## wip/onyx
// Microprocessor
module Microprocessor(
    input oscillator,
    input reset,
    input [7:0] instruction,
    output [6:0] seg1,
    output [6:0] seg2,
    output [6:0] seg3,
    output [6:0] seg4,
    output [7:0] PC
);
Size: ~16000 um2 of cells after synthesis.
Settings: LEC_CHECK=0, ABC_AREA=1, CAP_MARGIN=15, CORE_ASPECT_RATIO=0.68, CORE_MARGIN=2, CORE_UTILIZATION=72, CTS_CLUSTER_DIAMETER=238, GPL_ROUTABILITY_DRIVEN=0, MIN_ROUTING_LAYER=met1, PLACE_DENSITY_LB_ADDON=0.04, SETUP_SLACK_MARGIN=1.59, SLEW_MARGIN=5, TNS_END_PERCENT=40; clock period 5.61 ns.
run.sh (not shown) runs the stock make flow with config.mk's settings and CLKGATE_MAP_FILE=.
wip/onyx: aborted in 5_1_grt (tool error)
Relative to wip/onyx, the following input files were edited for wip/harbor:
- TNS_END_PERCENT changed from 40 to 5
- CORE_UTILIZATION changed from 72 to 57
- PLACE_DENSITY_LB_ADDON removed (was 0.04)
- GPL_ROUTABILITY_DRIVEN changed from 0 to 1
- ABC_AREA removed (was 1)
- the clock period (ns, I/O delays scaled along) changed from 5.61 to 7.48
--- outcome ---
- FAIL wip/onyx @ 5_1_grt: tool exited with error
- wip/harbor -> stages 100% | layout checks FAIL | negative setup slack
- Relative to wip/onyx, the number of post-CTS setup repair buffers measured on wip/harbor has increased by a few percent.
- Area of the core went up by more than a quarter going from wip/onyx to wip/harbor.
- Re yosys synthesis chip area: wip/harbor is about 2.4% up on wip/onyx.
- On xor and xnor area share after synthesis: wip/harbor sits above wip/onyx.
- The lower average cell area after synthesis came out of wip/onyx.
- The final reports for wip/harbor and wip/onyx show number of nets at floorplan lower in the former.
- Re count of cell types in the netlist: wip/onyx and wip/harbor aren't equal, and the lower value belongs to wip/onyx.
- Summary of wip/harbor over wip/onyx: die span in y saw an increase; combined area of all synthesized cells went up by about 2.4%; synthesized cell count saw a decrease; die size climbed about 30%.
Here is what was changed in the inputs of wip/umber compared with wip/harbor.
- CTS_CLUSTER_DIAMETER no longer set, was 238
- SETUP_SLACK_MARGIN no longer set, was 1.59
- CAP_MARGIN now 20, was 15
- MIN_ROUTING_LAYER no longer set, was met1
- GPL_ROUTABILITY_DRIVEN no longer set, was 1
- ABC_AREA now 1, previously not set
- CORE_ASPECT_RATIO no longer set, was 0.68
- TNS_END_PERCENT no longer set, was 5
- CORE_UTILIZATION now 66, was 57
- the clock period (ns, I/O delays scaled along) now 5.68, was 7.48
--- outcome ---
Completing all stages was not enough for wip/umber: its layout failed the final checks because of negative setup slack.
Via count of the first global-routing pass of wip/umber exceeds that of wip/harbor by more than 10%.
Clock-net power (wip/umber vs. wip/harbor) increases by more than a quarter
wip/harbor ended up with met5 as its highest metal layer used by the detailed router; wip/umber ended up with met4.
When wip/umber is set beside wip/harbor, its floorplan-stage core utilization turns out to be 8.9 points larger.
Between wip/harbor and wip/umber, worst setup slack after layout is higher for wip/harbor, wip/umber comes in under that.
Re non-filler instance count after layout: wip/umber is about 25% up on wip/harbor.
Re clock share of power: wip/harbor was lower than wip/umber.
wip/umber reports its top logic cell family in the synthesized netlist as simple AND/OR/NAND/NOR gates while wip/harbor reports multiplexers.
Against wip/harbor as the reference, wip/umber delivers a higher fraction of the mapped netlist area in compound gates.
Relative to wip/harbor, utilization has gone up in wip/umber.

Setup of oak:
Microprocessor again, from the RTL that the note above started with.
Settings: LEC_CHECK=0, ABC_AREA=1, CAP_MARGIN=20, CORE_MARGIN=2, CORE_UTILIZATION=72, CTS_CLUSTER_SIZE=81, HOLD_SLACK_MARGIN=0.28, PLACE_DENSITY_LB_ADDON=0.03, SETUP_SLACK_MARGIN=-0.43, SLEW_MARGIN=20, TNS_END_PERCENT=5; clock period 7.21 ns.
In oak the implementation completed, yet the final layout does not meet the checks, the culprit being negative setup slack.
#### Input delta (pine over oak)
==> flow/config.mk <==
export PLATFORM = sky130hd
export DESIGN_NAME = Microprocessor
export DESIGN_NICKNAME = Microprocessor
export VERILOG_FILES = /design/flow/design.v
export SDC_FILE = /design/flow/constraint.sdc
export NUM_CORES = 4
export LEC_CHECK = 0
export CAP_MARGIN = 20
export CORE_MARGIN = 2
export CORE_UTILIZATION = 40
export MIN_ROUTING_LAYER = met2
export SETUP_SLACK_MARGIN = 1.38
export SLEW_MARGIN = 35
export TNS_END_PERCENT = 90
==> flow/constraint.sdc <==
create_clock -name core_clock -period 5.94 [get_ports {oscillator}]
set_input_delay 1.1880 -clock core_clock [delete_from_list [all_inputs] [get_ports {oscillator}]]
set_output_delay 1.1880 -clock core_clock [all_outputs]
set_load 0.01 [all_outputs]
Findings:
Final checks on pine, whose flow otherwise completed, came back failing, citing negative setup slack. Summary — weighted congestion reported at the end of routability-driven placement, pine relative to oak: higher, by about 9%. Summary of pine over oak: portion of total power attributed to the clock network now smaller, clock power shows an increase of about 35%. pine — via count 3943 higher, oak as reference. Combinational power | pine above oak. Relative to oak, the post-layout total power measured on pine has increased by more than half. For oak, the top layer used by detailed routing was met4, unlike pine, where it was met5. Final cell count sits lower in pine than in oak.
Edits applied to the flow inputs when going from pine to birch:
-- flow/config.mk --
<<< pine, line 8
export CAP_MARGIN = 20
export CORE_MARGIN = 2
export CORE_UTILIZATION = 40
export MIN_ROUTING_LAYER = met2
export SETUP_SLACK_MARGIN = 1.38
export SLEW_MARGIN = 35
export TNS_END_PERCENT = 90
>>> birch, line 8
export CAP_MARGIN = 20
export CORE_MARGIN = 2
export CORE_UTILIZATION = 68
export SLEW_MARGIN = 20
==> flow/constraint.sdc <==
create_clock -name core_clock -period 11.2 [get_ports {oscillator}]
set_input_delay 2.2400 -clock core_clock [delete_from_list [all_inputs] [get_ports {oscillator}]]
set_output_delay 2.2400 -clock core_clock [all_outputs]
set_load 0.01 [all_outputs]
Results
Across pine and birch, a clean result was obtained everywhere but in pine. The final RePlAce weighted congestion reported for birch is greater than that of pine by about 3%. Worst clock skew: birch vs pine down 19 ps. birch: headroom to the max-slew limit is 18 points lower than what pine reported.
Relative to birch, the following input files were edited for maple:
-- flow/config.mk --
<<< birch, line 6
export NUM_CORES = 4
export LEC_CHECK = 0
export CAP_MARGIN = 20
export CORE_MARGIN = 2
export CORE_UTILIZATION = 68
export SLEW_MARGIN = 20
>>> maple, line 6
export NUM_CORES = 4
export LEC_CHECK = 0
export ABC_AREA = 0
export CAP_MARGIN = 20
export CORE_MARGIN = 2
export CORE_UTILIZATION = 64
export PLACE_DENSITY = 0.36
export SLEW_MARGIN = 20
==> flow/constraint.sdc <==
create_clock -name core_clock -period 5.4 [get_ports {oscillator}]
set_input_delay 1.0800 -clock core_clock [delete_from_list [all_inputs] [get_ports {oscillator}]]
set_output_delay 1.0800 -clock core_clock [all_outputs]
set_load 0.01 [all_outputs]
## What came out
- maple gives more overall power of the completed layout than birch did.
- [maple] flow finished | final checks: failed | reasons: negative setup slack
- The areal power density over the cells of maple exceeds that of birch by 270 nW/um^2.
- Going from birch to maple, worst setup slack -1640 ps; via count +1676; overall global routing resource usage +1.8 points; first-pass GRT wire length +8.2%.
> inputs changed (maple -> cedar)
==> flow/config.mk <==
export PLATFORM = sky130hd
export DESIGN_NAME = Microprocessor
export DESIGN_NICKNAME = Microprocessor
export VERILOG_FILES = /design/flow/design.v
export SDC_FILE = /design/flow/constraint.sdc
export NUM_CORES = 4
export LEC_CHECK = 0
export CAP_MARGIN = 15
export CORE_ASPECT_RATIO = 1.03
export CORE_MARGIN = 2
export CORE_UTILIZATION = 70
export CTS_CLUSTER_DIAMETER = 238
export GPL_ROUTABILITY_DRIVEN = 1
export MIN_ROUTING_LAYER = met1
export SLEW_MARGIN = 5
export TNS_END_PERCENT = 100
==> flow/constraint.sdc <==
create_clock -name core_clock -period 11.0 [get_ports {oscillator}]
set_input_delay 2.2000 -clock core_clock [delete_from_list [all_inputs] [get_ports {oscillator}]]
set_output_delay 2.2000 -clock core_clock [all_outputs]
set_load 0.01 [all_outputs]
[summary]
cedar has completed all stages; timing, DRC and antenna checks passed.
Count of buffers added by post-CTS timing repair for setup for cedar is lower than for maple.
Comparing number of buffers other than clock buffers in the final layout for cedar and maple, the smaller number came from cedar.
Higher worst setup margin was reported by cedar, not maple.
Total stage count of the critical path is lower on cedar
cedar — standard-cell row count about 1.7% lower, maple as reference

== job 3781 ==
Starting RTL as in the previous note.
Settings: LEC_CHECK=0, ABC_AREA=1, CAP_MARGIN=5, CELL_PAD_IN_SITES_GLOBAL_PLACEMENT=2, CORE_MARGIN=10, CORE_UTILIZATION=27, CTS_CLUSTER_DIAMETER=333, CTS_CLUSTER_SIZE=15, GPL_ROUTABILITY_DRIVEN=0, GPL_TIMING_DRIVEN=0, MIN_ROUTING_LAYER=met2, SLEW_MARGIN=35, TNS_END_PERCENT=85; clock period 10.0 ns.
[inputs] job 2598 vs job 3781
# job 3781
export LEC_CHECK = 0
export ABC_AREA = 1
export CAP_MARGIN = 5
export CELL_PAD_IN_SITES_GLOBAL_PLACEMENT = 2
export CORE_MARGIN = 10
export CORE_UTILIZATION = 27
export CTS_CLUSTER_DIAMETER = 333
export CTS_CLUSTER_SIZE = 15
export GPL_ROUTABILITY_DRIVEN = 0
export GPL_TIMING_DRIVEN = 0
export MIN_ROUTING_LAYER = met2
export SLEW_MARGIN = 35
export TNS_END_PERCENT = 85
create_clock -name core_clock -period 10.0 [get_ports {oscillator}]
# job 2598
export LEC_CHECK = 0
export ABC_AREA = 1
export CAP_MARGIN = 20
export CORE_MARGIN = 2
export CORE_UTILIZATION = 72
export MAX_ROUTING_LAYER = met4
export PLACE_DENSITY = 0.64
export SLEW_MARGIN = 5
create_clock -name core_clock -period 5.68 [get_ports {oscillator}]
Notes after the runs:
Re area reported by Yosys stat: no difference whatsoever between job 3781 and job 2598.
Status(job 2598) = ERROR, stage = global routing (5_1_grt)
Taking job 3781 as the reference, in job 2598 die size fell 0.047 mm^2; row count moved down; total core area has decreased; post-placement worst setup slack lost 1.45 ns.
Of job 3781 and job 2598, job 3781 shows the higher post-DP HPWL, with job 2598 below it.
## Diff of input files: job 2330 against job 2598
# job 2598
export LEC_CHECK = 0
export ABC_AREA = 1
export CAP_MARGIN = 20
export CORE_MARGIN = 2
export CORE_UTILIZATION = 72
export MAX_ROUTING_LAYER = met4
export PLACE_DENSITY = 0.64
export SLEW_MARGIN = 5
create_clock -name core_clock -period 5.68 [get_ports {oscillator}]
# job 2330
export LEC_CHECK = 0
export CAP_MARGIN = 20
export CORE_MARGIN = 2
export CORE_UTILIZATION = 40
export SLEW_MARGIN = 20
create_clock -name core_clock -period 10.0 [get_ports {oscillator}]
Findings:
Looking at number of clock buffers inserted by TritonCTS, job 2330 sits above job 2598.
Area of the synthesized netlist per yosys stat, job 2330 vs job 2598: up by a few percent
[job 2330] instance tally after logic synthesis fell 654 relative to job 2598
Job 2598 did not finish: a tool error stopped it during global routing (5_1_grt).
Both conditions hold for job 2330: the flow ran to the end and the final layout passed the timing, design-rule and antenna checks.
[compare] base=job 2598 new=job 2330: floorplan-stage core utilization decreased 33 points, total nets after synthesis decreased about 30%.
For the mean cell area of the mapped netlist, job 2330 came in 47% higher than job 2598 did.
As far as count of state elements after synthesis goes, job 2598 and job 2330 are indistinguishable; the numbers are identical.
Lower area fraction in mux cells goes to job 2598 over job 2330.
Vertical die dimension came out higher on job 2330 than on job 2598.
## Diff of input files: job 5620 against job 2330
# job 2330
export LEC_CHECK = 0
export CAP_MARGIN = 20
export CORE_MARGIN = 2
export CORE_UTILIZATION = 40
export SLEW_MARGIN = 20
create_clock -name core_clock -period 10.0 [get_ports {oscillator}]
# job 5620
export LEC_CHECK = 0
export ABC_AREA = 1
export CAP_MARGIN = 20
export CORE_MARGIN = 2
export CORE_UTILIZATION = 72
export PLACE_DENSITY = 0.66
export SLEW_MARGIN = 20
create_clock -name core_clock -period 5.5 [get_ports {oscillator}]
Notes after the runs:
- When job 5620 is measured against job 2330, its number of cells in the yosys synthesis report turns out 654 higher.
- The final layout from job 2330, which completed every stage, passed the timing, design-rule and antenna checks at the end of the flow.
- Job 5620 never completed; the flow aborted with a tool error in global routing (5_1_grt).
- Between job 2330 and job 5620, die span in y decreased.
- Area fraction in xor and xnor cells, job 5620 and job 2330: larger value in job 2330
- Count of distinct cell types in the synthesized netlist in job 5620 is 43% below job 2330.
- Changes observed in job 5620 relative to job 2330: adder and majority cell fraction of the synthesized area saw little to no change, H-tree level count lost 1, share of cell area taken by muxes after synthesis went down, TritonCTS buffer count decreased by 3 relative to the old numbers.
- Summed standard-cell area reported by yosys was higher in job 2330 than in job 5620.
### job 5620 -> job 5474
# job 5620
export LEC_CHECK = 0
export ABC_AREA = 1
export CAP_MARGIN = 20
export CORE_MARGIN = 2
export CORE_UTILIZATION = 72
export PLACE_DENSITY = 0.66
export SLEW_MARGIN = 20
create_clock -name core_clock -period 5.5 [get_ports {oscillator}]
# job 5474
export LEC_CHECK = 0
export CAP_MARGIN = 20
export CORE_MARGIN = 2
export CORE_UTILIZATION = 40
export SLEW_MARGIN = 20
create_clock -name core_clock -period 9.77 [get_ports {oscillator}]
## What came out
Job 5474 was carried through to the last stage, and its layout satisfied the timing, design-rule and antenna checks.
Job 5620 did not finish; a tool error ended it in global routing (5_1_grt).
The post-synthesis chip area from yosys reported for job 5474 is greater than that of job 5620 by about 2.4%.
Job 5474 and job 5620 ended up with roughly the same adder-cell share of the synthesized area.
Higher floorplan die width among job 5620 and job 5474: job 5474
The die area number comes out higher for job 5474 vs job 5620.
Of job 5620 and job 5474, the higher setup slack at placement belongs to job 5474.
Taking job 5620 as the reference, in job 5474 final weighted congestion of routability-driven global placement -about 2.5%, number of flops mapped to enable cells by yosys comparable, area after synthesis rose by about 2.4%, cell area after placement went up.
Power figures rest on the tool's default switching activity, not on a simulated workload.
